## run A
## CED
module  CED(
  input  clk,
  input  rst,
  input  enable,
  output reg ird,
  input  [7:0] idata,	
  output reg [13:0] iaddr,
  output reg cwr_mag_0,
  output reg [12:0] cdata_mag_wr0,
  output reg crd_mag_0,
  input  [12:0] cdata_mag_rd0,
  output reg [13:0] caddr_mag_0,
  output reg cwr_ang_0,
  output reg [12:0] cdata_ang_wr0,
  output reg crd_ang_0,
  input  [12:0] cdata_ang_rd0,
  output reg [13:0] caddr_ang_0,
  output reg cwr1,
  output reg [12:0] cdata_wr1,
  output reg crd1,
  input  [12:0] cdata_rd1,
  output reg [13:0] caddr_1,
  output reg cwr2,
  output reg [12:0] cdata_wr2,
  output reg [13:0] caddr_2,
  output done
);
Size in the first run: ~390 flip-flops, roughly 180 I/O pins, about 0.024 mm^2 of cells after synthesis.
make LEC_CHECK=0 ABC_AREA=1 CAP_MARGIN=20 CORE_MARGIN=2 CORE_UTILIZATION=72 CTS_CLUSTER_DIAMETER=354 CTS_CLUSTER_SIZE=14 PLACE_DENSITY_LB_ADDON=0.24 SLEW_MARGIN=20 finish   # period 3.52 ns
run.sh (not shown) runs the stock make flow with config.mk's settings and CLKGATE_MAP_FILE=.
Run A -> stages 100% | layout checks FAIL | setup timing
Here is what was changed in the inputs of run B compared with run A.
Settings: a deleted CTS_CLUSTER_SIZE that had been 14; a change of CORE_UTILIZATION from 72 to 29; a deleted ABC_AREA that had been 1; a deleted CTS_CLUSTER_DIAMETER that had been 354; a deleted PLACE_DENSITY_LB_ADDON that had been 0.24; a change of the clock period (ns, I/O delays scaled along) from 3.52 to 4.76.
- Run B: no failed stages, no open violations at the end
- Count of fill cells added during filler insertion for run B is higher than for run A.
- All-layer global routing usage on run B is down relative to run A.
- Per the comparison of run B with run A, first-iteration DRC count down 2965; overall power after layout went down; synthesized-area fraction occupied by ao, oa, aoi and oai cells went up by 2.2 points.
Here is what was changed in the inputs of run C compared with run B.
Settings: swapping 20 for 0 in CAP_MARGIN; swapping 29 for 72 in CORE_UTILIZATION; swapping 4.76 for 4.14 in the clock period (ns, I/O delays scaled along).
Run C had finished all stages when the layout checks came back failing, citing setup timing. There was hardly any difference in number of violations of the max-capacitance limit between run B and run C. Run C vs. run B: number of antenna diodes decreased 1, global-route total usage across every layer went up by 27 points, maximum vdd drop higher, part of the total power dissipated in sequential elements up 2.1 points, cell count lower. Against run B as the reference, run C delivers a higher first-iteration DRC count. The critical path startpoint comes out mag1_0[1] in one run and div.div_cs[3] in the other, namely in run B and run C respectively. Run B ended up with cdata_wr1[5] as its end point of the critical path; run C ended up with div.remainder[1]. reg2out as the path type of the worst setup path was reported by run B, and reg2reg by run C. Run C against run B: switching share of power now sits higher; cell area after layout now sits higher; worst hold slack now sits higher; least setup slack across all paths after layout now sits lower.
Setup changes, run C to run D
Settings: an added CTS_CLUSTER_SIZE of 36; a change of CAP_MARGIN from 0 to 20; an added CTS_CLUSTER_DIAMETER of 224; a change of the clock period (ns, I/O delays scaled along) from 4.14 to 3.37.
## What came out
Of run C and run D, only run D never reached the final stage.
FAIL run D @ global routing: tool exited with error
Between run D and run C, the adder and majority cell fraction of the synthesized area does not differ in any meaningful way.
Run C -> run D: I/O pin total delta 0, exact match
[run D vs run C] count of instances resized after the clock tree is built: higher in run D
Run D -> run C: area after synthesis delta 0, exact match
Run D ended with less TritonCTS buffer count than run C.
Diff run C -> run D | setup fix buffers added after clock tree synthesis | up by more than 100%
On area after detailed placement, the lower figure sits with run C, not run D.
[compare] base=run C new=run D: portion of netlist area occupied by mux cells level; full die area level.
Setup changes, run D to run E
Settings: CTS_CLUSTER_DIAMETER: 224 -> 381; CTS_CLUSTER_SIZE: 36 -> unset; TNS_END_PERCENT: unset -> 70; the clock period (ns, I/O delays scaled along): 3.37 -> 4.14.
==> results <==
Of run D and run E, only run D never reached the final stage.
Run E ran in full, but the layout does not pass; the checks complain about setup timing.
Run D did not finish; the tool stopped in global routing with error GRT-0232.
Run E ends up with lower standard cell area after detailed placement than run D does.
Run E ended with more worst slack at placement than run D.
The lower cell count after placement came out of run E.
Measured against each other, run E and run D differ in post-CTS resize count, the lower figure coming from run E.
The lower post-detailed-placement half-perimeter wirelength came out of run E.
From run D to run E the numbers moved as follows: area after synthesis ~0 delta; synthesized instance count held steady; weighted congestion reported at the end of routability-driven placement shows an increase of 2.8%.
### run E -> run F
Settings: an added SETUP_SLACK_MARGIN of -0.28; a deleted TNS_END_PERCENT that had been 70; a change of CTS_CLUSTER_DIAMETER from 381 to 373; an added ABC_AREA of 1; a change of the clock period (ns, I/O delays scaled along) from 4.14 to 2.7.
Notes after the runs:
Tool error DPL-0033 stopped run F during clock tree synthesis; no final results.
Going from run E to run F, the number of rows in the core area was found to have gone up by about 3%.
Run F vs. run E: synthesized area went up by 5.6%.
When run F is set beside run E, its yosys synthesis chip area turns out to be 0.0012 mm^2 larger.
Sort run E and run F by final RePlAce weighted congestion asc -> top: run F
The floorplan core area of run F exceeds that of run E by 6.1%.
Per the comparison of run F with run E, worst setup timing slack at the placement stage fell by 0.54 ns, chip width rose by 4.8 um, total die size rose by 5.4%, placement-stage cell area rose by 14%, starting density of the core fell by 0.37 points.
In the tables for run E and run F, sequential share of the synthesized area reads lower with run F.

alpha:
CED again, from the RTL that the note above started with.
Settings: LEC_CHECK=0, CAP_MARGIN=20, CORE_ASPECT_RATIO=0.51, CORE_MARGIN=10, CORE_UTILIZATION=25, HOLD_SLACK_MARGIN=-0.03, MAX_ROUTING_LAYER=met5, MIN_ROUTING_LAYER=met2, SETUP_SLACK_MARGIN=2.3, SLEW_MARGIN=20; clock period 7.88 ns.
alpha completed end to end with timing, DRC and antenna clean.
Inputs modified between alpha and beta:
==> flow/config.mk <==
export PLATFORM = sky130hd
export DESIGN_NAME = CED
export DESIGN_NICKNAME = CED
export VERILOG_FILES = /design/flow/design.v
export SDC_FILE = /design/flow/constraint.sdc
export NUM_CORES = 4
export LEC_CHECK = 0
export CAP_MARGIN = 20
export CORE_MARGIN = 2
export CORE_UTILIZATION = 66
export SLEW_MARGIN = 20
==> flow/constraint.sdc <==
create_clock -name core_clock -period 4.1 [get_ports {clk}]
set_input_delay 0.8200 -clock core_clock [delete_from_list [all_inputs] [get_ports {clk}]]
set_output_delay 0.8200 -clock core_clock [all_outputs]
set_load 0.01 [all_outputs]
==> results <==
To summarise beta: no stage aborted, but the layout did not pass its checks, failing on setup timing. alpha finished every step from synthesis to the final layout, and the layout passed the timing, design-rule and antenna checks. In beta, the number of nets at the end of the flow came out 5.3% above the value in alpha. Looking at post-cts sizing count across beta and alpha, the one that comes out lower is alpha. The estimated power of beta ends up higher than the estimate for alpha. Slowest stage cell on the critical path: sky130_fd_sc_hd__dfrtp_1 -> beta, sky130_fd_sc_hd__clkdlybuf4s50_1 -> alpha. Comparing beta and alpha, first-pass GRT wire length is higher on alpha.
diff inputs: beta => gamma
--- a/flow/config.mk
+++ b/flow/config.mk
@@ -8,4 +8,4 @@
 export CAP_MARGIN = 20
 export CORE_MARGIN = 2
-export CORE_UTILIZATION = 66
+export CORE_UTILIZATION = 40
 export SLEW_MARGIN = 20
==> flow/constraint.sdc <==
create_clock -name core_clock -period 5.0 [get_ports {clk}]
set_input_delay 1.0000 -clock core_clock [delete_from_list [all_inputs] [get_ports {clk}]]
set_output_delay 1.0000 -clock core_clock [all_outputs]
set_load 0.01 [all_outputs]
Notes after the runs:
gamma: no failed stages, no open violations at the end
Looking at area added between synthesis and finish, gamma sits 4.9 points lower than beta does.
The portion of total power attributed to sequential cells of gamma is lower than that of beta.
Higher final standard cell utilization of the core among beta and gamma: beta
Placed cell area | gamma below beta
A termination of the worst setup path of cdata_wr1[12] is what beta shows, while cdata_wr1[11] belongs to gamma.
gamma vs. beta: total design power lower; wire length now smaller; die width grew by 28%; via count of the first global-routing pass lost 1,671.
The required arrival time at the worst endpoint of gamma exceeds that of beta by 0.72 ns.
Switching power (beta / gamma): 1.17
Between beta and gamma, cell count increased.
Here is what was changed in the inputs of delta compared with gamma.
--- a/flow/config.mk
+++ b/flow/config.mk
@@ -7,5 +7,10 @@
 export LEC_CHECK = 0
 export CAP_MARGIN = 20
+export CORE_ASPECT_RATIO = 1.74
 export CORE_MARGIN = 2
 export CORE_UTILIZATION = 40
-export SLEW_MARGIN = 20
+export CTS_CLUSTER_SIZE = 51
+export GPL_ROUTABILITY_DRIVEN = 0
+export MAX_ROUTING_LAYER = met4
+export PLACE_DENSITY_LB_ADDON = 0.1
+export SLEW_MARGIN = 30
Notes after the runs:
delta has completed all stages; timing, DRC and antenna checks passed. Looking only at core utilization, and setting everything else aside, the higher value of delta and gamma goes to gamma. [compare] base=gamma new=delta: clock skew rose by 0.011 ns, power dropped about 5.5%, worst-margin pin slew dropped 0.22 ns. Via count of the first global-routing pass (delta vs. gamma) increases by a few percent. On setup slack of the worst register-to-register path, delta does worse than gamma. Where worst setup slack is concerned, gamma is better than delta.

Setup of red:
CED again, from the RTL that the note above started with.
clock: 4.62 ns
lec_check: 0
cap_margin: 10
cell_pad_in_sites_detail_placement: 0
cell_pad_in_sites_global_placement: 3
core_aspect_ratio: 1.51
core_margin: 9
core_utilization: 62
gpl_routability_driven: 1
gpl_timing_driven: 0
max_routing_layer: met4
min_routing_layer: met2
place_density_lb_addon: 0.19
setup_slack_margin: 1.14
slew_margin: 5
tns_end_percent: 10
3_1_place_gp_skip_io: red exited with error
### red -> blue
Settings: CORE_MARGIN changed from 9 to 2; GPL_TIMING_DRIVEN removed (was 0); CELL_PAD_IN_SITES_GLOBAL_PLACEMENT removed (was 3); CORE_ASPECT_RATIO removed (was 1.51); SETUP_SLACK_MARGIN removed (was 1.14); CAP_MARGIN changed from 10 to 20; MIN_ROUTING_LAYER removed (was met2); MAX_ROUTING_LAYER removed (was met4); CELL_PAD_IN_SITES_DETAIL_PLACEMENT removed (was 0); SLEW_MARGIN changed from 5 to 20; GPL_ROUTABILITY_DRIVEN removed (was 1); PLACE_DENSITY_LB_ADDON removed (was 0.19); TNS_END_PERCENT removed (was 10); CORE_UTILIZATION changed from 62 to 40; the clock period (ns, I/O delays scaled along) changed from 4.62 to 4.76.
==> results <==
The final layout from blue, which completed every stage, passed the timing, design-rule and antenna checks at the end of the flow.
Post-synthesis mux area share came out exactly the same in red and blue.
[compare] base=red new=blue: count of unique library cells instantiated by Yosys has remained practically unchanged, y dimension of the die has decreased, core box area has increased.
Against red, area of the chip in blue came out worse.
blue: starting utilization of the core area 22 points below red
Compared with red, blue shows site row count that has gone up slightly.
## Diff of input files: green against blue
Settings: CORE_UTILIZATION: 40 -> 68; CTS_CLUSTER_SIZE: unset -> 36; the clock period (ns, I/O delays scaled along): 4.76 -> 3.37.
[summary]
Clock power, green and blue: higher on green
blue → green: count of instances resized after the clock tree is built climbed 167, critical-path maximum fanout dropped 1.
Looking at worst-margin pin slew, green sits below blue.
Of the two values seen for end point of the critical path, mag0[11]$_DFF_PP0_ was produced by green and cdata_wr1[12] by blue.
Routed via count for green is higher than for blue.
Of the two candidates, blue has the worse core area and green the better one.
green vs. blue: non-clock buffer count saw an increase; post-place setup slack saw a decrease.
[green] flow finished | final checks: failed | reasons: negative setup slack
Relative to green, the following input files were edited for orange:
Settings: setting ABC_AREA to 1 for the first time; removing CTS_CLUSTER_SIZE (formerly 36); setting PLACE_DENSITY_LB_ADDON to 0.24 for the first time; changing CORE_UTILIZATION from 68 to 72; changing the clock period (ns, I/O delays scaled along) from 3.37 to 4.21.
==> results <==
orange reached the end of the flow, and the finished layout is clean on the timing, design-rule and antenna checks.
orange vs green on post-layout utilization of the core: orange is the lower one.
green ended up with o21ai_1 as its cell with the largest stage delay on the worst path; orange ended up with clkdlybuf4s50_1.
According to the power report, total power for orange is lower than for green.
Number of standard cells after synthesis delta for orange relative to green: 643 higher
orange — count of plain and timing-repair buffers in the layout 363 lower, green as reference
orange vs. green: power consumed by sequential cells went down by about 20%; part of the cycle the worst path needs went down by 71 points; sequential share of layout area went up by 3.6 points; total length of routed wires went down by 32000 um; count of placed standard cells in the final layout, fillers left out went up by 8.7%.
No activity file was given, so power comes from the tool's default toggle rates.
